### flow/run.sh
#!/bin/bash
# the make line also repeats each setting of config.mk as NAME=value (left out here)
make -C /OpenROAD-flow-scripts/flow DESIGN_CONFIG=/design/flow/config.mk WORK_HOME=/design/flow/orfs CLKGATE_MAP_FILE= finish
### flow/config.mk
export PLATFORM = sky130hd
export DESIGN_NAME = APB_top
export DESIGN_NICKNAME = APB_top
export VERILOG_FILES = /design/flow/design.v
export SDC_FILE = /design/flow/constraint.sdc
export NUM_CORES = 4
export LEC_CHECK = 0
export CAP_MARGIN = 20
export CORE_MARGIN = 2
export CORE_UTILIZATION = 61
export SLEW_MARGIN = 20
### flow/constraint.sdc
create_clock -name core_clock -period 2.21 [get_ports {PCLK}]
set_input_delay 0.4420 -clock core_clock [delete_from_list [all_inputs] [get_ports {PCLK}]]
set_output_delay 0.4420 -clock core_clock [all_outputs]
set_load 0.01 [all_outputs]
### flow/design.v
module APB_master(input Transfer,               
                  input Wr_Rd,                  
                  input [4:0] Address,          
                  input [31:0] write_data,      
                  output reg [31:0] read_data,  
                  input PCLK,                   
                  input PRESETn,                
                  input PREADY,                 
                  input [31:0] PRDATA,          
                  input PSLVERR,                
                  output [4:0] PADDR,           
                  output PSELx,                 
                  output PENABLE,               
                  output PWRITE,                
                  output [31:0] PWDATA);        
    parameter IDLE = 2'b00, SETUP = 2'b01, ACCESS = 2'b10;
    (* fsm_encoding = "none" *) reg [1:0] ps;
    reg [1:0] ns;
    reg [4:0]  paddr_q;
    reg        pwrite_q;
    reg [31:0] pwdata_q;
    wire setup_open = PRESETn && Transfer && (ps == SETUP);
    always @(posedge PCLK) begin
        if (!PRESETn)
            ps <= IDLE;
        else
            ps <= ns;
    end
    always @(*) begin
        if (!PRESETn  || !Transfer)
            ns = IDLE;
        else
        begin
            case (ps)
                IDLE:    ns = SETUP;
                SETUP:   ns = PSLVERR ? IDLE : ACCESS;
                ACCESS:  ns = PSLVERR ? IDLE : (PREADY ? SETUP : ACCESS);
                default: ns = IDLE;
            endcase
        end
    end
    assign PSELx   = (ps == SETUP) || (ps == ACCESS);
    assign PENABLE = (ps == ACCESS);
    always @(posedge PCLK) begin
        if (setup_open) begin
            paddr_q  <= Address;
            pwrite_q <= Wr_Rd;
            if (Wr_Rd)
                pwdata_q <= write_data;
        end
    end
    assign PADDR  = setup_open ? Address : paddr_q;
    assign PWRITE = setup_open ? Wr_Rd   : pwrite_q;
    assign PWDATA = (setup_open && Wr_Rd) ? write_data : pwdata_q;
    always @(posedge PCLK) begin
        if (PRESETn && PSELx && PENABLE && PREADY && !PSLVERR && !PWRITE)
            read_data <= PRDATA;
    end
endmodule
module APB_slave(input PCLK,                
                 input PRESETn,             
                 input [4:0] PADDR,         
                 input PSELx,               
                 input PENABLE,             
                 input PWRITE,              
                 input [31:0]PWDATA,        
                 output PREADY,             
                 output [31:0] PRDATA,      
                 output PSLVERR);           
    reg [31:0] mem [0:31];  
    assign PREADY  = PRESETn && PSELx && PENABLE;
    assign PSLVERR = 1'b0;
    always @(posedge PCLK) begin
        if (PRESETn && PSELx && PENABLE && PWRITE)
            mem[PADDR] <= PWDATA;
    end
    assign PRDATA = mem[PADDR];
endmodule
module APB_top(input PCLK,
               input PRESETn,
               input Transfer,
               input Wr_Rd,
               input [4:0] Address,
               input [31:0] write_data,
               output [31:0] read_data);
    wire [4:0] PADDR;
    wire [31:0] PWDATA,PRDATA;
    wire PSELx,PENABLE,PWRITE,PREADY,PSLVERR;
    APB_master Design_master(Transfer,Wr_Rd,Address,write_data,read_data,PCLK,PRESETn,PREADY,PRDATA,PSLVERR,PADDR,PSELx,PENABLE,PWRITE,PWDATA);
    APB_slave Design_slave(PCLK,PRESETn,PADDR,PSELx,PENABLE,PWRITE,PWDATA,PREADY,PRDATA,PSLVERR);
endmodule
==> qor.json, run 1 <==
{
  "vias_per_cell": {"value": 6.69},
  "p_int": {"value": 38.9, "unit": "mW"},
  "synthDominantCellAreaShare": {"value": 0.784},
  "finish.net_count": {"value": 2869},
  "hp-class": {"value": "primary input to flop"},
  "clock.latency.late_pin": {"value": 0.68, "unit": "ns"},
  "rows": {"value": 95},
  "worstSetupStartpointType": {"value": "flop"},
  "final.period_utilization": {"value": 1.18},
  "crit_end": {"value": "Design_slave.mem[1][17]$_DFFE_PP_"},
  "enable_flop_cells": {"value": 1088},
  "timing_worst_setup_path_type": {"value": "flop to flop"},
  "pwr_density_cell": {"value": 957, "unit": "nW/µm²"},
  "p_leak": {"value": 18.2, "unit": "nW"},
  "buffering_stage_count_on_the_worst_path_with_inverters_included": {"value": 5},
  "crit-reg2reg-capture": {"value": "Design_slave.mem[1][17]$_DFFE_PP_"},
  "clk_root_buffer_cell": {"value": "sky130_fd_sc_hd__clkbuf_16"},
  "worst-endpoint-arrival": {"value": 2.96, "unit": "ns"},
  "first_global_vias": {"value": 24700},
  "final_layout_fill_cell_count": {"value": 3342},
  "max_clock_freq": {"value": 0.383, "unit": "GHz"},
  "worstPathRequired": {"value": 2.56, "unit": "ns"},
  "status": {"value": "failed layout checks"},
  "antenna_diode_count": {"value": 0},
  "io-pin-count": {"value": 73},
  "critical_path.top_delay_family": {"value": "buffers and inverters"},
  "simple_gate_area_frac": {"value": 0.0582},
  "clock_skew": {"value": 0.0230, "unit": "ns"},
  "synthesis.area_per_instance": {"value": 17.8, "unit": "µm²"},
  "irDropWorstVdd": {"value": 766, "unit": "µV"},
  "register_bit_count_reported_by_yosys": {"value": 1096},
  "adders_majority_by_area": {"value": 0},
  "synth.yosys.num_cells": {"value": 2338},
  "grt_first_pass_wirelength": {"value": 174000, "unit": "µm"},
  "final.setup.worst_slack": {"value": -0.398, "unit": "ns"},
  "power_top_consumer": {"value": "registers"},
  "dieHeight": {"value": 265, "unit": "µm"},
  "synth.cell_area": {"value": 41700, "unit": "µm²"},
  "power.clock.fraction": {"value": 0.360},
  "finalHoldViolCount": {"value": 0},
  "crit_top_cell": {"value": "sky130_fd_sc_hd__buf_12"},
  "xor_xnor_cell_area_share_of_the_yosys_netlist": {"value": 0},
  "ys_sh_mux": {"value": 0.0873},
  "cts_num_sinks": {"value": 1096},
  "combinationalPower": {"value": 10.5, "unit": "mW"},
  "worst_hold_path_depth": {"value": 1},
  "rsz0062_at_grt": {"value": "yes"},
  "worst_hold_startpoint": {"value": "write_data[4]"},
  "cts_tree": {"value": "yes"},
  "timing.hold.worst_endpoint": {"value": "Design_master.pwdata_q[4]$_DFFE_PN_"},
  "reg2reg_setup_slack": {"value": -0.40, "unit": "ns"},
  "min_period": {"value": 2.61, "unit": "ns"},
  "antenna_found_initial": {"value": 0},
  "topCombFamilyByArea": {"value": "multiplexers"},
  "worst_slew_pin_tran": {"value": 0.559, "unit": "ns"},
  "critPathCaptureType": {"value": "flop"},
  "worst_slew_margin_rel": {"value": 0.627},
  "cts_inserted_buffers": {"value": 107},
  "detailed_place_hpwl": {"value": 67300, "unit": "µm"},
  "power_frac_seq": {"value": 0.438},
  "setup_viol_count_final": {"value": 1550},
  "finalWeightedCongestion": {"value": 0.841},
  "rr_worst_depth": {"value": 10},
  "synth-main-ff-cell": {"value": "sky130_fd_sc_hd__edfxtp_1"},
  "seq_area": {"value": 32800, "unit": "µm²"},
  "power.sequential.total": {"value": 22.8, "unit": "mW"},
  "openroad.warnings": {"value": 32},
  "htree_levels": {"value": 3},
  "syn_inst": {"value": 2338},
  "final_max_slew_viol_count": {"value": 0},
  "cp.depth": {"value": 10},
  "yosys-stat-area": {"value": 41700, "unit": "µm²"},
  "dieWidth": {"value": 265, "unit": "µm"},
  "firstDrtPassIters": {"value": 6},
  "total_global_route_track_usage": {"value": 0.352},
  "synth.most_common_cell": {"value": "sky130_fd_sc_hd__edfxtp_1"},
  "synthDistinctLibCells": {"value": 24},
  "design.die.area": {"value": 70400, "unit": "µm²"},
  "so_faults": {"value": "setup timing"},
  "route.vias.total": {"value": 25400},
  "switchingPower": {"value": 13.2, "unit": "mW"},
  "synth.top_cells.by_count": {"value": "sky130_fd_sc_hd__edfxtp_1 (1088), sky130_fd_sc_hd__nand2_1 (356), sky130_fd_sc_hd__a21oi_1 (241)"},
  "fp.coreArea": {"value": 67400, "unit": "µm²"},
  "p_comb_frac": {"value": 0.201},
  "synth_seq_share": {"value": 0.788},
  "path_clk_slew": {"value": 0.06, "unit": "ns"},
  "cts-root-to-sink-buffers": {"value": 3},
  "complex_gate_fraction_of_the_synthesized_area": {"value": 0.0500},
  "place_ws": {"value": -1.27, "unit": "ns"},
  "p_clk": {"value": 18.8, "unit": "mW"},
  "beginning_of_the_critical_path": {"value": "Design_master.ps[1]$_SDFF_PP0_"},
  "critical_path.max_stage_delay": {"value": 0.37, "unit": "ns"},
  "floorplanUtilization": {"value": 0.618},
  "drtIter0Drc": {"value": 3810},
  "drt.antenna.violating_nets": {"value": 0},
  "route.final.wire_length": {"value": 129000, "unit": "µm"},
  "drc_errors": {"value": 0},
  "layout-area-overhead-vs-synth": {"value": 30.6, "unit": "%"},
  "mappedNetlistNets": {"value": 2379},
  "ordered_cell_list_for_the_critical_path": {"value": "nand4b_4 -> buf_6 -> mux2_8 -> buf_12 -> nor2_4 -> nand2_2 -> buf_12 -> buf_6 -> nor2_4 -> buf_12"},
  "crit_fanout": {"value": 18},
  "portBuffers": {"value": 72},
  "grt_start_max_net_pins": {"value": 51},
  "critical_path.reg2reg.startpoint": {"value": "Design_master.ps[1]$_SDFF_PP0_"},
  "top_cells_by_area": {"value": "sky130_fd_sc_hd__edfxtp_1 (78%), sky130_fd_sc_hd__mux4_2 (7.6%), sky130_fd_sc_hd__nand2_1 (3.2%), sky130_fd_sc_hd__a21oi_1 (2.9%), sky130_fd_sc_hd__a22oi_1 (2.1%)"},
  "crit_slowest_cell": {"value": "sky130_fd_sc_hd__mux2_8"},
  "netSwitchingFraction": {"value": 0.253},
  "timing.max_cap.violations": {"value": 0},
  "post_drt_wl_per_cell": {"value": 33.9, "unit": "µm"},
  "yosysWarningCount": {"value": 2},
  "largest_area_cell": {"value": "sky130_fd_sc_hd__edfxtp_1"},
  "power.total": {"value": 52.1, "unit": "mW"},
  "synth_async_sr_flop_share": {"value": 0},
  "area.combinational": {"value": 9030, "unit": "µm²"},
  "grt.overflow.total": {"value": 0}
}
area by class of cell:
class                      count  share of cell area
sequential                  1096               0.603
clock buffer                 134              0.0522
inverter                       6            0.000759
multi-input combinational   1102               0.166
timing repair buffer         515               0.144
clock inverter                67              0.0139
tap                          873              0.0201
stage by stage:
step / instances / utilization / hold WS (ns) / setup TNS [ns] / cell area [µm²]
2_1_floorplan: 2338 / - / 0.447 / -749.99 / 41900
3_3_place_gp: 3441 / 0.701 / 0.510 / -1249.60 / 47200
3_5_place_dp: 3441 / 0.701 / 0.507 / -1320.48 / 47200
4_1_cts: 3732 / 0.785 / 0.323 / -162.61 / 52900
5_1_grt: 3793 / 0.807 / 0.337 / -348.05 / 54400
6_report: 3793 / 0.807 / 0.344 / -266.10 / 54400
routing by layer:
layer	wire, µm	vias to the layer above	global-route usage	share of wire
met5	0	-	0	0
met4	5700	0	0.127	0.044
met3	15200	335	0.0628	0.12
met2	60900	1723	0.553	0.47
met1	46900	13000	0.507	0.36
li1	-	10300	-	-
repair_timing:
action,in CTS,in global routing
hold buffers,0,0
setup endpoints to repair,1145,1452
buffers inserted,64,40
pin swaps,38,47
gates resized,144,119
gates cloned,27,28
hold endpoints to repair,0,0
==> inputs of run 2 (changes only) <==
CORE_UTILIZATION = 70   (was 61)
CTS_CLUSTER_SIZE = 36   (was unset)
clock period = 2.59 ns   (was 2.21 ns; I/O delays follow)
==> run 2 against run 1 <==
Effect of this change:
- first-iteration DRC count is 9.5% lower
- global-route usage grew 2.9 points
- synthesized area unchanged
- total power shrank 20%
- flip-flop count stayed put
- the layout still fails its checks (setup timing)
==> qor.json, run 2 <==
{
  "status": {"value": "failed layout checks"},
  "so_faults": {"value": "setup timing"},
  "grt.overflow.total": {"value": 0, "change": "unchanged"},
  "final.setup.worst_slack": {"value": -0.0260, "unit": "ns", "change": "+0.372 ns"},
  "timing_worst_setup_path_type": {"value": "flop to flop"},
  "openroad.warnings": {"value": 31, "change": "-3.1%"},
  "p_clk": {"value": 14.5, "unit": "mW", "change": "-23%"},
  "path_clk_slew": {"value": 0.06, "unit": "ns", "change": "about the same"},
  "critPathCaptureType": {"value": "flop"},
  "simple_gate_area_frac": {"value": 0.0582, "change": "unchanged"},
  "total_global_route_track_usage": {"value": 0.381, "change": "+0.0290"},
  "floorplanUtilization": {"value": 0.707, "change": "+0.0891"},
  "mappedNetlistNets": {"value": 2379, "change": "unchanged"},
  "cp.depth": {"value": 9, "change": "-1"},
  "layout-area-overhead-vs-synth": {"value": 22.1, "unit": "%"},
  "worst_slew_pin_tran": {"value": 0.673, "unit": "ns", "change": "+0.114 ns"},
  "cts_num_sinks": {"value": 1096, "change": "unchanged"},
  "route.vias.total": {"value": 24900, "change": "-1.9%"},
  "dieWidth": {"value": 248, "unit": "µm", "change": "-6.5%"},
  "firstDrtPassIters": {"value": 7, "change": "+1"},
  "buffering_stage_count_on_the_worst_path_with_inverters_included": {"value": 4, "change": "-1"},
  "antenna_found_initial": {"value": 1, "change": "+1"},
  "topCombFamilyByArea": {"value": "multiplexers"},
  "switchingPower": {"value": 10.6, "unit": "mW", "change": "-20%"},
  "register_bit_count_reported_by_yosys": {"value": 1096, "change": "unchanged"},
  "worstPathRequired": {"value": 2.98, "unit": "ns", "change": "+0.42 ns"},
  "cts_tree": {"value": "yes"},
  "final_max_slew_viol_count": {"value": 0, "change": "unchanged"},
  "power_top_consumer": {"value": "registers"},
  "synthDominantCellAreaShare": {"value": 0.784, "change": "unchanged"},
  "worst_slew_margin_rel": {"value": 0.549, "change": "-0.0782"},
  "power.clock.fraction": {"value": 0.349, "change": "-0.011"},
  "pwr_density_cell": {"value": 818, "unit": "nW/µm²", "change": "-15%"},
  "final_core_area_utilization": {"value": 0.863, "change": "+0.0557"},
  "grt_first_pass_wirelength": {"value": 163000, "unit": "µm", "change": "-6.5%"},
  "critical_path.top_delay_family": {"value": "multiplexers"},
  "design.die.area": {"value": 61500, "unit": "µm²", "change": "-13%"},
  "seq_area": {"value": 32800, "unit": "µm²", "change": "unchanged"},
  "totalNegativeSetupSlack": {"value": -0.0749, "unit": "ns", "change": "+266.03 ns"},
  "synth.cell_area": {"value": 41700, "unit": "µm²", "change": "unchanged"},
  "worst-endpoint-arrival": {"value": 3.00, "unit": "ns", "change": "+0.04 ns"},
  "crit_top_cell": {"value": "sky130_fd_sc_hd__buf_12"},
  "xor_xnor_cell_area_share_of_the_yosys_netlist": {"value": 0, "change": "unchanged"},
  "yosysWarningCount": {"value": 2, "change": "unchanged"},
  "route.final.wire_length": {"value": 118000, "unit": "µm", "change": "-8.7%"},
  "combinationalPower": {"value": 7.59, "unit": "mW", "change": "-28%"},
  "crit_slowest_cell": {"value": "sky130_fd_sc_hd__mux4_2"},
  "htree_levels": {"value": 3, "change": "unchanged"},
  "postLayoutCellArea": {"value": 50800, "unit": "µm²", "change": "-6.6%"},
  "largest_area_cell": {"value": "sky130_fd_sc_hd__edfxtp_1"},
  "dieHeight": {"value": 248, "unit": "µm", "change": "-6.5%"},
  "enable_flop_cells": {"value": 1088, "change": "unchanged"},
  "finalHoldViolCount": {"value": 0, "change": "unchanged"},
  "synth.top_cells.by_count": {"value": "sky130_fd_sc_hd__edfxtp_1 (1088), sky130_fd_sc_hd__nand2_1 (356), sky130_fd_sc_hd__a21oi_1 (241)"},
  "finish.net_count": {"value": 2742, "change": "-4.4%"},
  "grt_start_max_net_pins": {"value": 80, "change": "+57%"},
  "worstSetupStartpointType": {"value": "flop"},
  "p_comb_frac": {"value": 0.183, "change": "-0.018"},
  "first_global_vias": {"value": 24300, "change": "-1.5%"},
  "detailed_place_hpwl": {"value": 63700, "unit": "µm", "change": "-5.4%"},
  "cts_inserted_buffers": {"value": 103, "change": "-3.7%"},
  "reg2reg_setup_slack": {"value": -0.03, "unit": "ns", "change": "+0.37 ns"},
  "min_period": {"value": 2.62, "unit": "ns", "change": "+0.00800 ns"},
  "io-pin-count": {"value": 73, "change": "unchanged"},
  "power.sequential.total": {"value": 19.5, "unit": "mW", "change": "-14%"},
  "syn_inst": {"value": 2338, "change": "unchanged"},
  "clock.latency.late_pin": {"value": 0.66, "unit": "ns", "change": "-0.02 ns"},
  "worst_hold_startpoint": {"value": "Transfer"},
  "complex_gate_fraction_of_the_synthesized_area": {"value": 0.0500, "change": "unchanged"},
  "synthDistinctLibCells": {"value": 24, "change": "unchanged"},
  "place_ws": {"value": -0.654, "unit": "ns", "change": "+0.617 ns"},
  "critical_path.reg2reg.startpoint": {"value": "Design_master.ps[1]$_SDFF_PP0_"},
  "area.combinational": {"value": 8730, "unit": "µm²", "change": "-3.4%"},
  "place_area": {"value": 46800, "unit": "µm²", "change": "-0.84%"},
  "synth.yosys.num_cells": {"value": 2338, "change": "unchanged"},
  "p_leak": {"value": 16.7, "unit": "nW", "change": "-8.1%"},
  "place.detailed.instances": {"value": 3328, "change": "-3.3%"},
  "max_clock_freq": {"value": 0.382, "unit": "GHz", "change": "-0.31%"},
  "layoutNonFillerInstCount": {"value": 3556, "change": "-6.2%"},
  "finalWeightedCongestion": {"value": 0.820, "change": "-2.4%"},
  "p_int": {"value": 31.0, "unit": "mW", "change": "-20%"},
  "beginning_of_the_critical_path": {"value": "Design_master.ps[1]$_SDFF_PP0_"},
  "drtIter0Drc": {"value": 3448, "change": "-9.5%"},
  "timing.max_cap.violations": {"value": 0, "change": "unchanged"},
  "adders_majority_by_area": {"value": 0, "change": "unchanged"},
  "post_drt_wl_per_cell": {"value": 33.1, "unit": "µm", "change": "-2.6%"},
  "synth-main-ff-cell": {"value": "sky130_fd_sc_hd__edfxtp_1"},
  "ys_sh_mux": {"value": 0.0873, "change": "unchanged"},
  "crit_end": {"value": "Design_master.read_data[15]$_DFFE_PP_"},
  "rows": {"value": 89, "change": "-6.3%"},
  "fp.coreArea": {"value": 58900, "unit": "µm²", "change": "-13%"},
  "vias_per_cell": {"value": 7.00, "change": "+4.7%"},
  "synth.most_common_cell": {"value": "sky130_fd_sc_hd__edfxtp_1"},
  "netSwitchingFraction": {"value": 0.254, "change": "+0.000483"},
  "cts-root-to-sink-buffers": {"value": 3, "change": "unchanged"},
  "rr_worst_depth": {"value": 9, "change": "-1"},
  "ordered_cell_list_for_the_critical_path": {"value": "nand4b_4 -> mux2i_4 -> buf_4 -> buf_6 -> buf_12 -> buf_12 -> mux4_2 -> a22oi_2 -> nand4_1"},
  "rsz0062_at_grt": {"value": "yes"},
  "drt.antenna.violating_nets": {"value": 0, "change": "unchanged"},
  "timing.hold.worst_endpoint": {"value": "Design_master.ps[0]$_SDFF_PP0_"},
  "clock_skew": {"value": 0.0189, "unit": "ns", "change": "-0.00409 ns"},
  "setup_viol_count_final": {"value": 6, "change": "-99.6%"},
  "portBuffers": {"value": 72, "change": "unchanged"},
  "critical_path.max_stage_delay": {"value": 0.52, "unit": "ns", "change": "+0.15 ns"},
  "clk_root_buffer_cell": {"value": "sky130_fd_sc_hd__clkbuf_16"},
  "power_frac_seq": {"value": 0.468, "change": "+0.030"},
  "top_cells_by_area": {"value": "sky130_fd_sc_hd__edfxtp_1 (78%), sky130_fd_sc_hd__mux4_2 (7.6%), sky130_fd_sc_hd__nand2_1 (3.2%), sky130_fd_sc_hd__a21oi_1 (2.9%), sky130_fd_sc_hd__a22oi_1 (2.1%)"},
  "yosys-stat-area": {"value": 41700, "unit": "µm²", "change": "unchanged"},
  "hp-class": {"value": "primary input to flop"},
  "crit_fanout": {"value": 12, "change": "-6"},
  "synth_async_sr_flop_share": {"value": 0, "change": "unchanged"},
  "worst_hold_path_depth": {"value": 3, "change": "+2"},
  "final.period_utilization": {"value": 1.01, "change": "-0.170"},
  "crit-reg2reg-capture": {"value": "Design_master.read_data[15]$_DFFE_PP_"},
  "irDropWorstVdd": {"value": 916, "unit": "µV", "change": "+20%"},
  "synthesis.area_per_instance": {"value": 17.8, "unit": "µm²", "change": "unchanged"},
  "synth_seq_share": {"value": 0.788, "change": "unchanged"},
  "drc_errors": {"value": 0, "change": "unchanged"},
  "final_layout_fill_cell_count": {"value": 2394, "change": "-28%"}
}
## run 2: routing by layer
metal | vias to the layer above | share of wire | track usage
li1 | 10000 | - | -
met1 | 12500 | 0.34 | 0.527
met2 | 2001 | 0.48 | 0.609
met3 | 399 | 0.12 | 0.0716
met4 | 0 | 0.048 | 0.162
met5 | - | 0 | 0
## run 2: stage by stage
| step | hold WS, ns | total power, mW |
|---|---|---|
| 2_1_floorplan | 0.447 | 23.8 |
| 3_3_place_gp | 0.484 | 26.3 |
| 3_5_place_dp | 0.500 | 26.5 |
| 4_1_cts | 0.423 | 40.8 |
| 5_1_grt | 0.187 | 42.6 |
| 6_report | 0.169 | 41.6 |
## run 2: cell type report
cell class,count,share of cell area
well taps,773,0.0190
inverters,6,0.000591
clock buffers,130,0.0546
diodes,2,0.0000984
repair buffers,391,0.0999
multi-input cells,1103,0.172
clock inverters,55,0.00839
flip-flops and latches,1096,0.646
## run 2: repair_timing
action,4_1_cts,5_1_grt
gates resized,3,65
cloned,0,6
setup buffers,3,32
hold buffers,0,0
endpoints found under the setup margin,3,24
pin swaps,0,12
==> inputs of run 3 (changes only) <==
ABC_AREA = 0   (was unset)
CORE_UTILIZATION = 72   (was 70)
CTS_CLUSTER_DIAMETER = 372   (was unset)
CTS_CLUSTER_SIZE = 14   (was 36)
PLACE_DENSITY_LB_ADDON = 0.06   (was unset)
clock period = 2.47 ns   (was 2.59 ns; I/O delays follow)
==> run 3 against run 2 <==
Effect of this change:
- the layout still fails its checks (setup timing)
- synthesized area is the same
- final area grew 1.0%
- non-clock buffer count grew 54
- highest routed layer unchanged
==> qor.json, run 3 <==
{
  "synth-main-ff-cell": {"value": "sky130_fd_sc_hd__edfxtp_1"},
  "p_comb_frac": {"value": 0.222, "change": "+0.039"},
  "simple_gate_area_frac": {"value": 0.0582, "change": "unchanged"},
  "crit_slowest_cell": {"value": "sky130_fd_sc_hd__dfxtp_2"},
  "max_clock_freq": {"value": 0.364, "unit": "GHz", "change": "-4.8%"},
  "power_frac_seq": {"value": 0.471, "change": "+0.003"},
  "portBuffers": {"value": 72, "change": "unchanged"},
  "openroad.warnings": {"value": 30, "change": "-3.2%"},
  "fp.coreArea": {"value": 57500, "unit": "µm²", "change": "-2.4%"},
  "total_global_route_track_usage": {"value": 0.424, "change": "+0.0428"},
  "floorplanUtilization": {"value": 0.725, "change": "+0.0176"},
  "post_drt_wl_per_cell": {"value": 38.8, "unit": "µm", "change": "+17%"},
  "power.sequential.total": {"value": 20.4, "unit": "mW", "change": "+5%"},
  "postLayoutCellArea": {"value": 51400, "unit": "µm²", "change": "+1.0%"},
  "grt_start_max_net_pins": {"value": 60, "change": "-25%"},
  "crit_end": {"value": "Design_master.read_data[2]$_DFFE_PP_"},
  "clock_skew": {"value": 0.0305, "unit": "ns", "change": "+0.0116 ns"},
  "synthesis.area_per_instance": {"value": 17.8, "unit": "µm²", "change": "unchanged"},
  "htree_levels": {"value": 3, "change": "unchanged"},
  "firstDrtPassIters": {"value": 6, "change": "-1"},
  "yosys-stat-area": {"value": 41700, "unit": "µm²", "change": "unchanged"},
  "hp-class": {"value": "primary input to flop"},
  "synth.top_cells.by_count": {"value": "sky130_fd_sc_hd__edfxtp_1 (1088), sky130_fd_sc_hd__nand2_1 (356), sky130_fd_sc_hd__a21oi_1 (241)"},
  "drtIter0Drc": {"value": 4565, "change": "+32%"},
  "final.setup.worst_slack": {"value": -0.277, "unit": "ns", "change": "-0.251 ns"},
  "p_leak": {"value": 16.9, "unit": "nW", "change": "+0.72%"},
  "so_faults": {"value": "setup timing"},
  "final_max_slew_viol_count": {"value": 0, "change": "unchanged"},
  "critPathCaptureType": {"value": "flop"},
  "ys_sh_mux": {"value": 0.0873, "change": "unchanged"},
  "timing.hold.worst_endpoint": {"value": "Design_master.pwdata_q[17]$_DFFE_PN_"},
  "postCtsHoldBufs": {"value": 0, "change": "unchanged"},
  "crit_top_cell": {"value": "sky130_fd_sc_hd__buf_12"},
  "synthDistinctLibCells": {"value": 24, "change": "unchanged"},
  "synth_seq_share": {"value": 0.788, "change": "unchanged"},
  "synth.cell_area": {"value": 41700, "unit": "µm²", "change": "unchanged"},
  "synth.yosys.num_cells": {"value": 2338, "change": "unchanged"},
  "detailed_place_hpwl": {"value": 65800, "unit": "µm", "change": "+3.2%"},
  "drc_errors": {"value": 0, "change": "unchanged"},
  "top_cells_by_area": {"value": "sky130_fd_sc_hd__edfxtp_1 (78%), sky130_fd_sc_hd__mux4_2 (7.6%), sky130_fd_sc_hd__nand2_1 (3.2%), sky130_fd_sc_hd__a21oi_1 (2.9%), sky130_fd_sc_hd__a22oi_1 (2.1%)"},
  "place_area": {"value": 46900, "unit": "µm²", "change": "+0.11%"},
  "worst_slew_pin_tran": {"value": 0.604, "unit": "ns", "change": "-0.0686 ns"},
  "worstSetupStartpointType": {"value": "flop"},
  "route.vias.total": {"value": 26700, "change": "+7.1%"},
  "switchingPower": {"value": 12.0, "unit": "mW", "change": "+14%"},
  "worst_hold_startpoint": {"value": "write_data[17]"},
  "timing_worst_setup_path_type": {"value": "flop to flop"},
  "status": {"value": "failed layout checks"},
  "netSwitchingFraction": {"value": 0.277, "change": "+0.0237"},
  "design.die.area": {"value": 59800, "unit": "µm²", "change": "-2.7%"},
  "worstPathRequired": {"value": 2.78, "unit": "ns", "change": "-0.20 ns"},
  "path_clk_slew": {"value": 0.08, "unit": "ns", "change": "+0.02 ns"},
  "power_top_consumer": {"value": "registers"},
  "cts_inserted_buffers": {"value": 88, "change": "-15%"},
  "pwr_density_cell": {"value": 843, "unit": "nW/µm²", "change": "+3.0%"},
  "finalWeightedCongestion": {"value": 0.874, "change": "+6.6%"},
  "rsz0062_at_grt": {"value": "yes"},
  "ordered_cell_list_for_the_critical_path": {"value": "nand4b_4 -> mux2i_4 -> buf_12 -> buf_12 -> buf_12 -> inv_16 -> buf_12 -> clkbuf_16 -> nand2_1 -> nand3_1 -> a22oi_2 -> nand4_1"},
  "critical_path.max_stage_delay": {"value": 0.33, "unit": "ns", "change": "-0.19 ns"},
  "clock.latency.late_pin": {"value": 0.68, "unit": "ns", "change": "+0.02 ns"},
  "timing.max_cap.violations": {"value": 0, "change": "unchanged"},
  "buffering_stage_count_on_the_worst_path_with_inverters_included": {"value": 6, "change": "+2"},
  "finalHoldViolCount": {"value": 0, "change": "unchanged"},
  "largest_area_cell": {"value": "sky130_fd_sc_hd__edfxtp_1"},
  "setup_viol_count_final": {"value": 282, "change": "+276"},
  "final_core_area_utilization": {"value": 0.894, "change": "+0.0308"},
  "critical_path.top_delay_family": {"value": "buffers and inverters"},
  "clk_root_buffer_cell": {"value": "sky130_fd_sc_hd__clkbuf_16"},
  "place.detailed.instances": {"value": 3337, "change": "+0.27%"},
  "xor_xnor_cell_area_share_of_the_yosys_netlist": {"value": 0, "change": "unchanged"},
  "p_int": {"value": 31.3, "unit": "mW", "change": "+0.81%"},
  "p_clk": {"value": 13.3, "unit": "mW", "change": "-8%"},
  "worst-endpoint-arrival": {"value": 3.06, "unit": "ns", "change": "+0.06 ns"},
  "cts-root-to-sink-buffers": {"value": 3, "change": "unchanged"},
  "yosysWarningCount": {"value": 2, "change": "unchanged"},
  "drt.antenna.violating_nets": {"value": 0, "change": "unchanged"},
  "syn_inst": {"value": 2338, "change": "unchanged"},
  "register_bit_count_reported_by_yosys": {"value": 1096, "change": "unchanged"},
  "adders_majority_by_area": {"value": 0, "change": "unchanged"},
  "crit-reg2reg-capture": {"value": "Design_master.read_data[2]$_DFFE_PP_"},
  "reg2reg_setup_slack": {"value": -0.28, "unit": "ns", "change": "-0.25 ns"},
  "beginning_of_the_critical_path": {"value": "Design_master.ps[1]$_SDFF_PP0_"},
  "synth_async_sr_flop_share": {"value": 0, "change": "unchanged"},
  "vias_per_cell": {"value": 7.54, "change": "+7.6%"},
  "rr_worst_depth": {"value": 12, "change": "+3"},
  "enable_flop_cells": {"value": 1088, "change": "unchanged"},
  "cts_tree": {"value": "yes"},
  "complex_gate_fraction_of_the_synthesized_area": {"value": 0.0500, "change": "unchanged"},
  "grt_first_pass_wirelength": {"value": 176000, "unit": "µm", "change": "+8.0%"},
  "worst_hold_path_depth": {"value": 1, "change": "-2"},
  "final.period_utilization": {"value": 1.11, "change": "+0.102"},
  "min_period": {"value": 2.75, "unit": "ns", "change": "+0.131 ns"},
  "io-pin-count": {"value": 73, "change": "unchanged"},
  "synth.most_common_cell": {"value": "sky130_fd_sc_hd__edfxtp_1"},
  "dieHeight": {"value": 245, "unit": "µm", "change": "-1.4%"},
  "first_global_vias": {"value": 26000, "change": "+6.8%"},
  "worst_slew_margin_rel": {"value": 0.597, "change": "+0.0482"},
  "rows": {"value": 88, "change": "-1.1%"},
  "finish.net_count": {"value": 2781, "change": "+1.4%"},
  "grt.overflow.total": {"value": 0, "change": "unchanged"},
  "irDropWorstVdd": {"value": 743, "unit": "µV", "change": "-19%"},
  "antenna_found_initial": {"value": 1, "change": "unchanged"},
  "power.total": {"value": 43.3, "unit": "mW", "change": "+4.1%"},
  "cp.depth": {"value": 12, "change": "+3"},
  "place_ws": {"value": -0.805, "unit": "ns", "change": "-0.151 ns"},
  "layoutNonFillerInstCount": {"value": 3539, "change": "-0.48%"},
  "critical_path.reg2reg.startpoint": {"value": "Design_master.ps[1]$_SDFF_PP0_"},
  "mappedNetlistNets": {"value": 2379, "change": "unchanged"},
  "route.final.wire_length": {"value": 137000, "unit": "µm", "change": "+17%"},
  "topCombFamilyByArea": {"value": "multiplexers"},
  "layout-area-overhead-vs-synth": {"value": 23.3, "unit": "%"},
  "combinationalPower": {"value": 9.63, "unit": "mW", "change": "+27%"},
  "crit_fanout": {"value": 9, "change": "-3"},
  "power.clock.fraction": {"value": 0.306, "change": "-0.043"},
  "cts_num_sinks": {"value": 1096, "change": "unchanged"},
  "dieWidth": {"value": 245, "unit": "µm", "change": "-1.4%"},
  "synthDominantCellAreaShare": {"value": 0.784, "change": "unchanged"}
}
run 3: what timing repair did:
| item | CTS | global route |
|---|---|---|
| setup buffers | 19 | 38 |
| gates resized | 82 | 145 |
| pin swaps | 27 | 76 |
| gates cloned | 8 | 16 |
| endpoints found under the setup margin | 86 | 257 |
run 3: area by class of cell:
type | count | area (µm²)
Antenna cell | 2 | 5.00
Clock buffer | 115 | 2300
Clock inverter | 7 | 97.6
Fill cell | 1934 | 6100
Inverter | 6 | 38.8
Multi-Input combinational cell | 1103 | 9250
Sequential cell | 1096 | 32800
Tap cell | 765 | 957
Timing Repair Buffer | 445 | 5900
run 3: layer usage:
layer  GRT usage  up-vias  wire length (µm)
li1            -    10000                 -
met1       0.573    13000             40200
met2       0.651     2936             64300
met3      0.0977      724             22100
met4       0.241        0             10500
met5           0        -                 0
run 3: per-stage QoR:
step / setup TNS [ns] / hold WS [ns]
floorplan: -529.54 / 0.447
global placement: -700.85 / 0.485
detailed placement: -788.71 / 0.506
CTS: -0.930 / 0.405
global route: -17.87 / 0.397
finish: -11.18 / 0.401
==> inputs of run 4 (changes only) <==
ABC_AREA = unset   (was 0)
CAP_MARGIN = 0   (was 20)
CTS_CLUSTER_DIAMETER = 389   (was 372)
CTS_CLUSTER_SIZE = 15   (was 14)
PLACE_DENSITY = 0.36   (was unset)
PLACE_DENSITY_LB_ADDON = unset   (was 0.06)
clock period = 1.89 ns   (was 2.47 ns; I/O delays follow)
==> run 4 against run 3 <==
Effect of this change:
- still fails the layout checks on setup timing
- critical path type unchanged
- clock power up 26%
- worst setup slack worse by 0.58 ns
- sequential share of layout area down 0.57 points
- hold slack worse by 0.088 ns
- synthesized area unchanged
- clock skew up 0.014 ns
- sequential power up 31%
- die area unchanged
- largest power group unchanged
- fmax up 0.12%
==> qor.json, run 4 <==
{
  "netSwitchingFraction": {"value": 0.279, "change": "+0.00153"},
  "totalNegativeSetupSlack": {"value": -934.70, "unit": "ns", "change": "-923.52 ns"},
  "first_global_vias": {"value": 27300, "change": "+5.2%"},
  "power.clock.fraction": {"value": 0.298, "change": "-0.008"},
  "beginning_of_the_critical_path": {"value": "Design_master.ps[1]$_SDFF_PP0_"},
  "route.vias.total": {"value": 27600, "change": "+3.5%"},
  "irDropWorstVdd": {"value": 933, "unit": "µV", "change": "+26%"},
  "drt.antenna.violating_nets": {"value": 0, "change": "unchanged"},
  "global_route.peak_usage_layer": {"value": "met2"},
  "cts-root-to-sink-buffers": {"value": 3, "change": "unchanged"},
  "vias_per_cell": {"value": 7.77, "change": "+3.1%"},
  "mappedNetlistNets": {"value": 2379, "change": "unchanged"},
  "finalWeightedCongestion": {"value": 0.874, "change": "about the same"},
  "total_global_route_track_usage": {"value": 0.463, "change": "+0.0389"},
  "power.total": {"value": 56.0, "unit": "mW", "change": "+29%"},
  "grt_first_pass_wirelength": {"value": 191000, "unit": "µm", "change": "+8.5%"},
  "synthDistinctLibCells": {"value": 24, "change": "unchanged"},
  "drtIter0Drc": {"value": 5460, "change": "+20%"},
  "worst_slew_pin_tran": {"value": 0.639, "unit": "ns", "change": "+0.0347 ns"},
  "synth-main-ff-cell": {"value": "sky130_fd_sc_hd__edfxtp_1"},
  "timing_worst_setup_path_type": {"value": "flop to flop"},
  "worst_hold_startpoint": {"value": "write_data[24]"},
  "worstSetupStartpointType": {"value": "flop"},
  "layout-area-overhead-vs-synth": {"value": 24.4, "unit": "%"},
  "final.setup.worst_slack": {"value": -0.854, "unit": "ns", "change": "-0.577 ns"},
  "syn_inst": {"value": 2338, "change": "unchanged"},
  "p_int": {"value": 40.4, "unit": "mW", "change": "+29%"},
  "htree_levels": {"value": 3, "change": "unchanged"},
  "openroad.warnings": {"value": 32, "change": "+6.7%"},
  "path_clk_slew": {"value": 0.07, "unit": "ns", "change": "about the same"},
  "hp-class": {"value": "primary input to flop"},
  "worst_slew_margin_rel": {"value": 0.573, "change": "-0.0245"},
  "reg2reg_setup_slack": {"value": -0.85, "unit": "ns", "change": "-0.58 ns"},
  "timing.max_cap.violations": {"value": 0, "change": "unchanged"},
  "combinationalPower": {"value": 12.7, "unit": "mW", "change": "+32%"},
  "dieWidth": {"value": 245, "unit": "µm", "change": "unchanged"},
  "grt_start_max_net_pins": {"value": 58, "change": "-3.3%"},
  "setup_viol_count_final": {"value": 2143, "change": "+660%"},
  "ys_sh_mux": {"value": 0.0873, "change": "unchanged"},
  "dieHeight": {"value": 245, "unit": "µm", "change": "unchanged"},
  "final_max_slew_viol_count": {"value": 0, "change": "unchanged"},
  "globalRouteMet1Util": {"value": 0.591, "change": "+0.0182"},
  "design.die.area": {"value": 59800, "unit": "µm²", "change": "unchanged"},
  "crit-reg2reg-capture": {"value": "Design_master.read_data[13]$_DFFE_PP_"},
  "place.detailed.instances": {"value": 3340, "change": "+0.090%"},
  "power_top_consumer": {"value": "registers"},
  "final.period_utilization": {"value": 1.45, "change": "+0.340"},
  "yosys-stat-area": {"value": 41700, "unit": "µm²", "change": "unchanged"},
  "ordered_cell_list_for_the_critical_path": {"value": "nand4b_4 -> buf_6 -> mux2_8 -> buf_12 -> buf_4 -> buf_4 -> a21oi_1 -> a21oi_1 -> a22oi_2 -> nand4_1"},
  "drc_errors": {"value": 0, "change": "unchanged"},
  "enable_flop_cells": {"value": 1088, "change": "unchanged"},
  "power.sequential.total": {"value": 26.7, "unit": "mW", "change": "+31%"},
  "synthesis.area_per_instance": {"value": 17.8, "unit": "µm²", "change": "unchanged"},
  "clk_root_buffer_cell": {"value": "sky130_fd_sc_hd__clkbuf_16"},
  "worstPathRequired": {"value": 2.22, "unit": "ns", "change": "-0.56 ns"},
  "postCtsHoldBufs": {"value": 0, "change": "unchanged"},
  "critical_path.max_stage_delay": {"value": 0.37, "unit": "ns", "change": "+0.04 ns"},
  "p_leak": {"value": 17.1, "unit": "nW", "change": "+1.4%"},
  "worst-endpoint-arrival": {"value": 3.07, "unit": "ns", "change": "about the same"},
  "finalHoldViolCount": {"value": 0, "change": "unchanged"},
  "power_frac_seq": {"value": 0.476, "change": "+0.005"},
  "finish.net_count": {"value": 2813, "change": "+1.2%"},
  "io-pin-count": {"value": 73, "change": "unchanged"},
  "so_faults": {"value": "setup timing"},
  "synth.cell_area": {"value": 41700, "unit": "µm²", "change": "unchanged"},
  "worst_hold_path_depth": {"value": 1, "change": "unchanged"},
  "adders_majority_by_area": {"value": 0, "change": "unchanged"},
  "cts_num_sinks": {"value": 1096, "change": "unchanged"},
  "complex_gate_fraction_of_the_synthesized_area": {"value": 0.0500, "change": "unchanged"},
  "cp.depth": {"value": 10, "change": "-2"},
  "topCombFamilyByArea": {"value": "multiplexers"},
  "rows": {"value": 88, "change": "unchanged"},
  "synth.yosys.num_cells": {"value": 2338, "change": "unchanged"},
  "grtUsageMet3": {"value": 0.126, "change": "+0.0284"},
  "rsz0062_at_grt": {"value": "yes"},
  "detailed_place_hpwl": {"value": 67700, "unit": "µm", "change": "+3.0%"},
  "pwr_density_cell": {"value": 1080, "unit": "nW/µm²", "change": "+28%"},
  "antenna_found_initial": {"value": 3, "change": "+2"},
  "switchingPower": {"value": 15.6, "unit": "mW", "change": "+30%"},
  "synthDominantCellAreaShare": {"value": 0.784, "change": "unchanged"},
  "clock_skew": {"value": 0.0449, "unit": "ns", "change": "+0.0144 ns"},
  "crit_end": {"value": "Design_master.read_data[13]$_DFFE_PP_"},
  "yosysWarningCount": {"value": 2, "change": "unchanged"},
  "floorplanUtilization": {"value": 0.725, "change": "unchanged"},
  "firstDrtPassIters": {"value": 7, "change": "+1"},
  "simple_gate_area_frac": {"value": 0.0582, "change": "unchanged"},
  "status": {"value": "failed layout checks"},
  "xor_xnor_cell_area_share_of_the_yosys_netlist": {"value": 0, "change": "unchanged"},
  "max_clock_freq": {"value": 0.364, "unit": "GHz", "change": "+0.12%"},
  "post_drt_wl_per_cell": {"value": 40.6, "unit": "µm", "change": "+4.8%"},
  "crit_slowest_cell": {"value": "sky130_fd_sc_hd__mux2_8"},
  "layoutNonFillerInstCount": {"value": 3550, "change": "+0.31%"},
  "synth.most_common_cell": {"value": "sky130_fd_sc_hd__edfxtp_1"},
  "portBuffers": {"value": 72, "change": "unchanged"},
  "p_clk": {"value": 16.7, "unit": "mW", "change": "+26%"},
  "critical_path.reg2reg.startpoint": {"value": "Design_master.ps[1]$_SDFF_PP0_"},
  "critPathCaptureType": {"value": "flop"},
  "grt_util_met2": {"value": 0.717, "change": "+0.0655"},
  "whs": {"value": 0.313, "unit": "ns", "change": "-0.0876 ns"},
  "synth.top_cells.by_count": {"value": "sky130_fd_sc_hd__edfxtp_1 (1088), sky130_fd_sc_hd__nand2_1 (356), sky130_fd_sc_hd__a21oi_1 (241)"},
  "synth_async_sr_flop_share": {"value": 0, "change": "unchanged"},
  "crit_fanout": {"value": 13, "change": "+4"},
  "cts_inserted_buffers": {"value": 83, "change": "-5.7%"},
  "place_ws": {"value": -1.30, "unit": "ns", "change": "-0.499 ns"},
  "route.final.wire_length": {"value": 144000, "unit": "µm", "change": "+5.1%"},
  "p_comb_frac": {"value": 0.226, "change": "+0.004"},
  "register_bit_count_reported_by_yosys": {"value": 1096, "change": "unchanged"},
  "clock.latency.late_pin": {"value": 0.67, "unit": "ns", "change": "about the same"},
  "fp.coreArea": {"value": 57500, "unit": "µm²", "change": "unchanged"},
  "cts_tree": {"value": "yes"},
  "grt.overflow.total": {"value": 0, "change": "unchanged"},
  "top_cells_by_area": {"value": "sky130_fd_sc_hd__edfxtp_1 (78%), sky130_fd_sc_hd__mux4_2 (7.6%), sky130_fd_sc_hd__nand2_1 (3.2%), sky130_fd_sc_hd__a21oi_1 (2.9%), sky130_fd_sc_hd__a22oi_1 (2.1%)"},
  "min_period": {"value": 2.74, "unit": "ns", "change": "-0.00325 ns"},
  "synth_seq_share": {"value": 0.788, "change": "unchanged"},
  "buffering_stage_count_on_the_worst_path_with_inverters_included": {"value": 4, "change": "-2"},
  "critical_path.top_delay_family": {"value": "buffers and inverters"},
  "largest_area_cell": {"value": "sky130_fd_sc_hd__edfxtp_1"},
  "rr_worst_depth": {"value": 10, "change": "-2"},
  "timing.hold.worst_endpoint": {"value": "Design_master.pwdata_q[24]$_DFFE_PN_"}
}
## run 4: per-layer routing
layer	wire [µm]	vias up
met5	27	-
met4	13900	4
met3	23500	961
met2	65400	3311
met1	41400	13200
li1	-	10100
## run 4: layout make-up
cell class	instances	area [µm²]
antenna	1	2.50
clock buffer	95	2210
clock inverter	2	25.0
fill	1847	5640
inverter	6	46.3
multi-input combinational	1106	9180
sequential	1096	32800
tap	765	957
timing repair buffer	479	6580
## run 4: timing repair
action / 4_1_cts / 5_1_grt
setup endpoints to repair: 2144 / 2144
buffers inserted: 55 / 28
gates resized: 139 / 80
pin swaps: 57 / 46
cloned: 21 / 14
endpoints found under the hold margin: 0 / 0
## run 4: per-stage QoR
stage | area, µm² | util
2_1_floorplan | 42000 | -
6_report | 51800 | 0.902
3_5_place_dp | 47100 | 0.819
5_1_grt | 51800 | 0.902
4_1_cts | 51100 | 0.889
3_3_place_gp | 47100 | 0.819
==> inputs of run 5 (changes only) <==
ABC_AREA = 1   (was unset)
CAP_MARGIN = 20   (was 0)
CTS_CLUSTER_DIAMETER = unset   (was 389)
CTS_CLUSTER_SIZE = 76   (was 15)
PLACE_DENSITY = 0.65   (was 0.36)
SETUP_SLACK_MARGIN = 0.05   (was unset)
clock period = 2.19 ns   (was 1.89 ns; I/O delays follow)
==> run 5 against run 4 <==
Effect of this change:
- the layout still fails its checks (setup timing)
- core utilization fell by 0.58 points
- worst setup slack better by 0.49 ns
- largest power group unchanged
- die area up 9.5%
- critical path type unchanged
- first-iteration DRC count up 32%
- fmax increased by 7.5%
==> qor.json, run 5 <==
{
  "crit-reg2reg-capture": {"value": "Design_master.read_data[0]$_DFFE_PP_"},
  "final_layout_fill_cell_count": {"value": 2512, "change": "+36%"},
  "firstDrtPassIters": {"value": 10, "change": "+3"},
  "max_clock_freq": {"value": 0.392, "unit": "GHz", "change": "+7.5%"},
  "grt_start_max_net_pins": {"value": 73, "change": "+26%"},
  "worst_slew_margin_rel": {"value": 0.675, "change": "+0.103"},
  "timing.hold.worst_endpoint": {"value": "Design_master.pwdata_q[15]$_DFFE_PN_"},
  "dieWidth": {"value": 256, "unit": "µm", "change": "+4.6%"},
  "critPathCaptureType": {"value": "flop"},
  "ys_sh_mux": {"value": 0, "change": "-0.0873"},
  "power.clock.fraction": {"value": 0.347, "change": "+0.049"},
  "drtIter0Drc": {"value": 7202, "change": "+32%"},
  "fp.coreArea": {"value": 62900, "unit": "µm²", "change": "+9.4%"},
  "synth.most_common_cell": {"value": "sky130_fd_sc_hd__nand2_1"},
  "so_faults": {"value": "setup timing"},
  "total_global_route_track_usage": {"value": 0.444, "change": "-0.0190"},
  "timing.max_cap.violations": {"value": 0, "change": "unchanged"},
  "status": {"value": "failed layout checks"},
  "grt_first_pass_wirelength": {"value": 211000, "unit": "µm", "change": "+11%"},
  "critical_path.reg2reg.startpoint": {"value": "Design_master.ps[0]$_SDFF_PP0_"},
  "final_max_slew_viol_count": {"value": 0, "change": "unchanged"},
  "simple_gate_area_frac": {"value": 0.254, "change": "+0.196"},
  "crit_top_cell": {"value": "sky130_fd_sc_hd__nand2_1"},
  "route.vias.total": {"value": 37000, "change": "+34%"},
  "enable_flop_cells": {"value": 1088, "change": "unchanged"},
  "timing_worst_setup_path_type": {"value": "flop to flop"},
  "setup_viol_count_final": {"value": 1198, "change": "-44%"},
  "postCtsHoldBufs": {"value": 0, "change": "unchanged"},
  "synthDominantCellAreaShare": {"value": 0.715, "change": "-0.0691"},
  "min_period": {"value": 2.55, "unit": "ns", "change": "-0.192 ns"},
  "combinationalPower": {"value": 10.8, "unit": "mW", "change": "-10%"},
  "crit_fanout": {"value": 15, "change": "+2"},
  "rr_worst_depth": {"value": 16, "change": "+6"},
  "power_frac_seq": {"value": 0.443, "change": "-0.033"},
  "beginning_of_the_critical_path": {"value": "Design_master.ps[0]$_SDFF_PP0_"},
  "top_cells_by_area": {"value": "sky130_fd_sc_hd__edfxtp_1 (72%), sky130_fd_sc_hd__nand2_1 (20%), sky130_fd_sc_hd__nand3_1 (4.2%), sky130_fd_sc_hd__buf_2 (1.8%), sky130_fd_sc_hd__nor2_1 (0.83%)"},
  "finalWeightedCongestion": {"value": 0.908, "change": "+3.9%"},
  "clock_skew": {"value": 0.0278, "unit": "ns", "change": "-0.0171 ns"},
  "pwr_density_cell": {"value": 921, "unit": "nW/µm²", "change": "-15%"},
  "io-pin-count": {"value": 73, "change": "unchanged"},
  "whs": {"value": 0.328, "unit": "ns", "change": "+0.0150 ns"},
  "p_comb_frac": {"value": 0.209, "change": "-0.017"},
  "antenna_found_initial": {"value": 3, "change": "unchanged"},
  "worst_slew_pin_tran": {"value": 0.487, "unit": "ns", "change": "-0.152 ns"},
  "crit_end": {"value": "Design_master.read_data[0]$_DFFE_PP_"},
  "worstPathRequired": {"value": 2.62, "unit": "ns", "change": "+0.40 ns"},
  "design.die.area": {"value": 65500, "unit": "µm²", "change": "+9.5%"},
  "drc_errors": {"value": 0, "change": "unchanged"},
  "reg2reg_setup_slack": {"value": -0.36, "unit": "ns", "change": "+0.49 ns"},
  "cts-root-to-sink-buffers": {"value": 3, "change": "unchanged"},
  "synth_async_sr_flop_share": {"value": 0, "change": "unchanged"},
  "worst-endpoint-arrival": {"value": 2.98, "unit": "ns", "change": "-0.09 ns"},
  "openroad.warnings": {"value": 33, "change": "+3.1%"},
  "synth.top_cells.by_count": {"value": "sky130_fd_sc_hd__nand2_1 (2446), sky130_fd_sc_hd__edfxtp_1 (1088), sky130_fd_sc_hd__nand3_1 (387)"},
  "buffering_stage_count_on_the_worst_path_with_inverters_included": {"value": 7, "change": "+3"},
  "hp-class": {"value": "primary input to flop"},
  "first_global_vias": {"value": 35400, "change": "+30%"},
  "yosysWarningCount": {"value": 2, "change": "unchanged"},
  "worst_hold_path_depth": {"value": 1, "change": "unchanged"},
  "synth.cell_area": {"value": 45700, "unit": "µm²", "change": "+9.7%"},
  "rows": {"value": 92, "change": "+4.5%"},
  "p_int": {"value": 36.7, "unit": "mW", "change": "-9.1%"},
  "power.total": {"value": 51.9, "unit": "mW", "change": "-7.5%"},
  "netSwitchingFraction": {"value": 0.292, "change": "+0.0126"},
  "seq_area": {"value": 32800, "unit": "µm²", "change": "unchanged"},
  "vias_per_cell": {"value": 6.63, "change": "-15%"},
  "adders_majority_by_area": {"value": 0, "change": "unchanged"},
  "synthDistinctLibCells": {"value": 20, "change": "-17%"},
  "clock.latency.late_pin": {"value": 0.69, "unit": "ns", "change": "+0.02 ns"},
  "irDropWorstVdd": {"value": 1310, "unit": "µV", "change": "+41%"},
  "detailed_place_hpwl": {"value": 79700, "unit": "µm", "change": "+18%"},
  "finalHoldViolCount": {"value": 0, "change": "unchanged"},
  "rsz0062_at_grt": {"value": "yes"},
  "mappedNetlistNets": {"value": 4352, "change": "+83%"},
  "grt.overflow.total": {"value": 0, "change": "unchanged"},
  "synth-main-ff-cell": {"value": "sky130_fd_sc_hd__edfxtp_1"},
  "largest_area_cell": {"value": "sky130_fd_sc_hd__edfxtp_1"},
  "floorplanUtilization": {"value": 0.727, "change": "+0.00200"},
  "syn_inst": {"value": 4311, "change": "+84%"},
  "final.setup.worst_slack": {"value": -0.362, "unit": "ns", "change": "+0.492 ns"},
  "final.period_utilization": {"value": 1.17, "change": "-0.287"},
  "power.sequential.total": {"value": 23.0, "unit": "mW", "change": "-14%"},
  "xor_xnor_cell_area_share_of_the_yosys_netlist": {"value": 0, "change": "unchanged"},
  "cp.depth": {"value": 16, "change": "+6"},
  "complex_gate_fraction_of_the_synthesized_area": {"value": 0.000603, "change": "-0.0494"},
  "critical_path.max_stage_delay": {"value": 0.33, "unit": "ns", "change": "-0.04 ns"},
  "clk_root_buffer_cell": {"value": "sky130_fd_sc_hd__clkbuf_16"},
  "post_drt_wl_per_cell": {"value": 28.6, "unit": "µm", "change": "-30%"},
  "worst_hold_startpoint": {"value": "write_data[15]"},
  "route.final.wire_length": {"value": 160000, "unit": "µm", "change": "+11%"},
  "synth_seq_share": {"value": 0.719, "change": "-0.0694"},
  "power_top_consumer": {"value": "registers"},
  "synth.yosys.num_cells": {"value": 4311, "change": "+84%"},
  "ordered_cell_list_for_the_critical_path": {"value": "inv_2 -> nor2_4 -> buf_12 -> nand2_8 -> buf_6 -> o21ai_4 -> buf_12 -> clkinv_16 -> buf_16 -> buf_12 -> nand2_1 -> nand2_1 -> nand2_1 -> nand2_1 -> nor2_1 -> nand2_1"},
  "postLayoutCellArea": {"value": 56300, "unit": "µm²", "change": "+8.7%"},
  "topCombFamilyByArea": {"value": "simple AND/OR/NAND/NOR gates"},
  "cts_inserted_buffers": {"value": 103, "change": "+24%"},
  "layout-area-overhead-vs-synth": {"value": 23.3, "unit": "%"},
  "synthesis.area_per_instance": {"value": 10.6, "unit": "µm²", "change": "-41%"},
  "worstSetupStartpointType": {"value": "flop"},
  "finish.net_count": {"value": 4693, "change": "+67%"},
  "p_clk": {"value": 18.0, "unit": "mW", "change": "+8%"},
  "drt.antenna.violating_nets": {"value": 0, "change": "unchanged"},
  "switchingPower": {"value": 15.1, "unit": "mW", "change": "-3.3%"},
  "register_bit_count_reported_by_yosys": {"value": 1096, "change": "unchanged"},
  "htree_levels": {"value": 3, "change": "unchanged"},
  "place_area": {"value": 51300, "unit": "µm²", "change": "+8.9%"},
  "yosys-stat-area": {"value": 45700, "unit": "µm²", "change": "+9.7%"},
  "critical_path.top_delay_family": {"value": "buffers and inverters"},
  "cts_tree": {"value": "yes"},
  "dieHeight": {"value": 256, "unit": "µm", "change": "+4.6%"},
  "path_clk_slew": {"value": 0.07, "unit": "ns", "change": "about the same"},
  "crit_slowest_cell": {"value": "sky130_fd_sc_hd__dfxtp_2"},
  "area.combinational": {"value": 12300, "unit": "µm²", "change": "+34%"},
  "cts_num_sinks": {"value": 1096, "change": "unchanged"},
  "portBuffers": {"value": 72, "change": "unchanged"},
  "p_leak": {"value": 23.1, "unit": "nW", "change": "+35%"}
}
## run 5: final cells by class
type | count | share of cell area
sequential | 1096 | 0.583
multi-input combinational | 2953 | 0.218
timing repair buffer | 474 | 0.118
clock buffer | 121 | 0.0485
tap | 846 | 0.0188
clock inverter | 67 | 0.0102
inverter | 23 | 0.00247
timing repair inverter | 1 | 0.000289
antenna | 3 | 0.000133
## run 5: timing repair
item,CTS,global route
cloned,11,21
endpoints found under the setup margin,1059,2083
endpoints found under the hold margin,0,0
gates resized,52,102
setup buffers,23,21
pin swaps,13,40
## run 5: metrics by stage
stage | setup WS [ns] | std cells | utilization | setup TNS, ns
after floorplan | -0.161 | 4311 | - | -162.44
after global placement | -0.837 | 5318 | 0.816 | -1075.18
after detailed placement | -0.944 | 5318 | 0.816 | -1184.72
after CTS | -0.166 | 5539 | 0.879 | -94.42
after global routing | -0.477 | 5581 | 0.896 | -295.71
final | -0.362 | 5584 | 0.896 | -182.73
## run 5: routing by layer
layer / global-route usage / share of wire / routed length, µm
met1: 0.552 / 0.29 / 46400
met2: 0.695 / 0.44 / 70600
met3: 0.111 / 0.18 / 28200
met4: 0.302 / 0.091 / 14500
met5: 0.00950 / 0.00053 / 84
==> inputs of run 6 (changes only) <==
ABC_AREA = unset   (was 1)
CELL_PAD_IN_SITES_DETAIL_PLACEMENT = 1   (was unset)
CORE_UTILIZATION = 40   (was 72)
CTS_CLUSTER_SIZE = unset   (was 76)
GPL_ROUTABILITY_DRIVEN = 0   (was unset)
MAX_ROUTING_LAYER = met4   (was unset)
PLACE_DENSITY = 0.6   (was 0.65)
SETUP_SLACK_MARGIN = unset   (was 0.05)
clock period = 5.0 ns   (was 2.19 ns; I/O delays follow)
==> run 6 against run 5 <==
Effect of this change:
- the run now finishes clean
- flip-flop count is the same
- die area rose by 63%
- largest cell class unchanged
- combinational power down 72%
- clock power is 54% lower
- first-iteration DRC count fell by 63%
==> qor.json, run 6 <==
{
  "min_period": {"value": 3.91, "unit": "ns"},
  "synth.most_common_cell": {"value": "sky130_fd_sc_hd__edfxtp_1"},
  "worst_slew_margin_rel": {"value": 0.265, "change": "-0.411"},
  "grt_first_pass_wirelength": {"value": 173000, "unit": "µm", "change": "-18%"},
  "syn_inst": {"value": 2338, "change": "-46%"},
  "power_top_consumer": {"value": "registers"},
  "totalNegativeSetupSlack": {"value": 0, "unit": "ns", "change": "+182.73 ns"},
  "layoutNonFillerInstCount": {"value": 3969, "change": "-29%"},
  "drt.antenna.violating_nets": {"value": 0, "change": "unchanged"},
  "p_clk": {"value": 8.29, "unit": "mW", "change": "-54%"},
  "synth_seq_share": {"value": 0.788, "change": "+0.0694"},
  "final_max_slew_viol_count": {"value": 0, "change": "unchanged"},
  "hp-class": {"value": "flop to flop"},
  "timing.hold.worst_endpoint": {"value": "Design_master.pwrite_q$_DFF_P_"},
  "worst_slew_pin_tran": {"value": 1.10, "unit": "ns", "change": "+0.613 ns"},
  "io-pin-count": {"value": 73, "change": "unchanged"},
  "complex_gate_fraction_of_the_synthesized_area": {"value": 0.0500, "change": "+0.0494"},
  "detailed_place_hpwl": {"value": 67100, "unit": "µm", "change": "-16%"},
  "crit_top_cell": {"value": "sky130_fd_sc_hd__buf_4"},
  "finalHoldViolCount": {"value": 0, "change": "unchanged"},
  "openroad.warnings": {"value": 30, "change": "-9.1%"},
  "path_clk_slew": {"value": 0.06, "unit": "ns", "change": "about the same"},
  "timing.max_cap.violations": {"value": 0, "change": "unchanged"},
  "switchingPower": {"value": 5.47, "unit": "mW", "change": "-64%"},
  "power_frac_seq": {"value": 0.471, "change": "+0.028"},
  "finish.net_count": {"value": 2537, "change": "-46%"},
  "cts-root-to-sink-buffers": {"value": 3, "change": "unchanged"},
  "synth-main-ff-cell": {"value": "sky130_fd_sc_hd__edfxtp_1"},
  "critPathCaptureType": {"value": "flop"},
  "synthDistinctLibCells": {"value": 24, "change": "+20%"},
  "post_cts_buffers": {"value": 0, "change": "-100%"},
  "final.period_utilization": {"value": 0.783, "change": "-0.382"},
  "max_clock_freq": {"value": 0.255, "unit": "GHz"},
  "power.sequential.total": {"value": 10.1, "unit": "mW", "change": "-56%"},
  "ordered_cell_list_for_the_critical_path": {"value": "clkdlybuf4s50_1 -> nand4b_4 -> mux2_8 -> nor2_1 -> nand2_1 -> buf_4 -> nor2_4 -> buf_4"},
  "critical_path.reg2reg.startpoint": {"value": "Design_master.ps[0]$_SDFF_PP0_"},
  "clock_skew": {"value": 0.0381, "unit": "ns", "change": "+0.0102 ns"},
  "antenna_found_initial": {"value": 1, "change": "-2"},
  "post_drt_wl_per_cell": {"value": 30.0, "unit": "µm", "change": "+4.8%"},
  "ctsResizeCount": {"value": 0, "change": "-100%"},
  "layout-area-overhead-vs-synth": {"value": 16.5, "unit": "%"},
  "combinationalPower": {"value": 3.03, "unit": "mW", "change": "-72%"},
  "buffering_stage_count_on_the_worst_path_with_inverters_included": {"value": 3, "change": "-4"},
  "worst-endpoint-arrival": {"value": 4.24, "unit": "ns", "change": "+1.26 ns"},
  "first_global_vias": {"value": 24500, "change": "-31%"},
  "register_bit_count_reported_by_yosys": {"value": 1096, "change": "unchanged"},
  "p_leak": {"value": 15.3, "unit": "nW", "change": "-34%"},
  "crit_end": {"value": "Design_slave.mem[25][3]$_DFFE_PP_"},
  "grt_start_max_net_pins": {"value": 158, "change": "+120%"},
  "dieHeight": {"value": 327, "unit": "µm", "change": "+28%"},
  "synth.cell_area": {"value": 41700, "unit": "µm²", "change": "-8.8%"},
  "worstSetupStartpointType": {"value": "primary input"},
  "grt.overflow.total": {"value": 0, "change": "unchanged"},
  "cts_inserted_buffers": {"value": 109, "change": "+5.8%"},
  "htree_levels": {"value": 3, "change": "unchanged"},
  "beginning_of_the_critical_path": {"value": "PRESETn"},
  "cts_num_sinks": {"value": 1096, "change": "unchanged"},
  "firstDrtPassIters": {"value": 5, "change": "-5"},
  "worstPathRequired": {"value": 5.32, "unit": "ns", "change": "+2.70 ns"},
  "p_comb_frac": {"value": 0.141, "change": "-0.068"},
  "simple_gate_area_frac": {"value": 0.0582, "change": "-0.196"},
  "rsz0062_at_grt": {"value": "no"},
  "adders_majority_by_area": {"value": 0, "change": "unchanged"},
  "floorplanUtilization": {"value": 0.403, "change": "-0.324"},
  "synthDominantCellAreaShare": {"value": 0.784, "change": "+0.0691"},
  "topCombFamilyByArea": {"value": "multiplexers"},
  "critical_path.top_delay_family": {"value": "buffers and inverters"},
  "critical_path.max_stage_delay": {"value": 0.59, "unit": "ns", "change": "+0.26 ns"},
  "crit_slowest_cell": {"value": "sky130_fd_sc_hd__nor2_4"},
  "worst_hold_startpoint": {"value": "Design_master.pwrite_q$_DFF_P_"},
  "route.vias.total": {"value": 23000, "change": "-38%"},
  "netSwitchingFraction": {"value": 0.255, "change": "-0.0362"},
  "yosysWarningCount": {"value": 2, "change": "unchanged"},
  "place.detailed.instances": {"value": 3765, "change": "-29%"},
  "reg2reg_setup_slack": {"value": 1.54, "unit": "ns", "change": "+1.90 ns"},
  "rows": {"value": 118, "change": "+28%"},
  "p_int": {"value": 15.9, "unit": "mW", "change": "-57%"},
  "route.final.wire_length": {"value": 119000, "unit": "µm", "change": "-26%"},
  "design.die.area": {"value": 107000, "unit": "µm²", "change": "+63%"},
  "top_cells_by_area": {"value": "sky130_fd_sc_hd__edfxtp_1 (78%), sky130_fd_sc_hd__mux4_2 (7.6%), sky130_fd_sc_hd__nand2_1 (3.2%), sky130_fd_sc_hd__a21oi_1 (2.9%), sky130_fd_sc_hd__a22oi_1 (2.1%)"},
  "synth_async_sr_flop_share": {"value": 0, "change": "unchanged"},
  "vias_per_cell": {"value": 5.80, "change": "-12%"},
  "total_global_route_track_usage": {"value": 0.231, "change": "-0.213"},
  "enable_flop_cells": {"value": 1088, "change": "unchanged"},
  "synth.yosys.num_cells": {"value": 2338, "change": "-46%"},
  "crit-reg2reg-capture": {"value": "Design_slave.mem[25][3]$_DFFE_PP_"},
  "setup_viol_count_final": {"value": 0, "change": "-100%"},
  "cp.depth": {"value": 8, "change": "-8"},
  "portBuffers": {"value": 72, "change": "unchanged"},
  "drc_errors": {"value": 0, "change": "unchanged"},
  "clock.latency.late_pin": {"value": 0.71, "unit": "ns", "change": "+0.02 ns"},
  "antenna_diode_count": {"value": 0, "change": "-3"},
  "largest_area_cell": {"value": "sky130_fd_sc_hd__edfxtp_1"},
  "drtIter0Drc": {"value": 2696, "change": "-63%"},
  "clk_root_buffer_cell": {"value": "sky130_fd_sc_hd__clkbuf_16"},
  "power.clock.fraction": {"value": 0.387, "change": "+0.040"},
  "fp.coreArea": {"value": 103000, "unit": "µm²", "change": "+64%"},
  "synth.top_cells.by_count": {"value": "sky130_fd_sc_hd__edfxtp_1 (1088), sky130_fd_sc_hd__nand2_1 (356), sky130_fd_sc_hd__a21oi_1 (241)"},
  "rr_worst_depth": {"value": 7, "change": "-9"},
  "crit_fanout": {"value": 17, "change": "+2"},
  "irDropWorstVdd": {"value": 278, "unit": "µV", "change": "-79%"},
  "pwr_density_cell": {"value": 441, "unit": "nW/µm²", "change": "-52%"},
  "status": {"value": "complete, no violations"},
  "timing_worst_setup_path_type": {"value": "primary input to flop"},
  "ys_sh_mux": {"value": 0.0873, "change": "+0.0873"},
  "dieWidth": {"value": 327, "unit": "µm", "change": "+28%"},
  "synthesis.area_per_instance": {"value": 17.8, "unit": "µm²", "change": "+68%"},
  "worst_hold_path_depth": {"value": 2, "change": "+1"},
  "yosys-stat-area": {"value": 41700, "unit": "µm²", "change": "-8.8%"},
  "mappedNetlistNets": {"value": 2379, "change": "-45%"},
  "cts_tree": {"value": "yes"},
  "xor_xnor_cell_area_share_of_the_yosys_netlist": {"value": 0, "change": "unchanged"},
  "postCtsHoldBufs": {"value": 0, "change": "unchanged"}
}
[run 6: per-stage QoR]
step | power [mW] | utilization | setup slack [ns] | instance area, µm² | hold WS (ns)
after floorplan | 12.3 | - | 0.866 | 41700 | 0.436
after global placement | 13.2 | 0.435 | 0.511 | 44900 | 0.460
after detailed placement | 13.3 | 0.435 | 0.325 | 44900 | 0.471
after CTS | 21.5 | 0.469 | 1.09 | 48500 | 0.480
after global routing | 22.0 | 0.469 | 0.948 | 48500 | 0.512
final | 21.4 | 0.469 | 1.09 | 48500 | 0.474
[run 6: per-layer routing]
metal | GRT usage | vias up | share of wire
met3 | 0.0392 | 212 | 0.074
li1 | - | 9572 | -
met1 | 0.296 | 12300 | 0.39
met4 | 0.0837 | 0 | 0.035
met5 | - | - | 0
met2 | 0.371 | 945 | 0.50
[run 6: layout make-up]
type,count,area (µm²)
sequential,1096,32800
multi-input combinational,1102,8450
inverter,6,27.5
tap,1380,1730
timing repair buffer,181,1880
clock inverter,71,746
clock buffer,133,2860
fill,9808,54800
Power figures rest on the tool's default switching activity, not on a simulated workload.
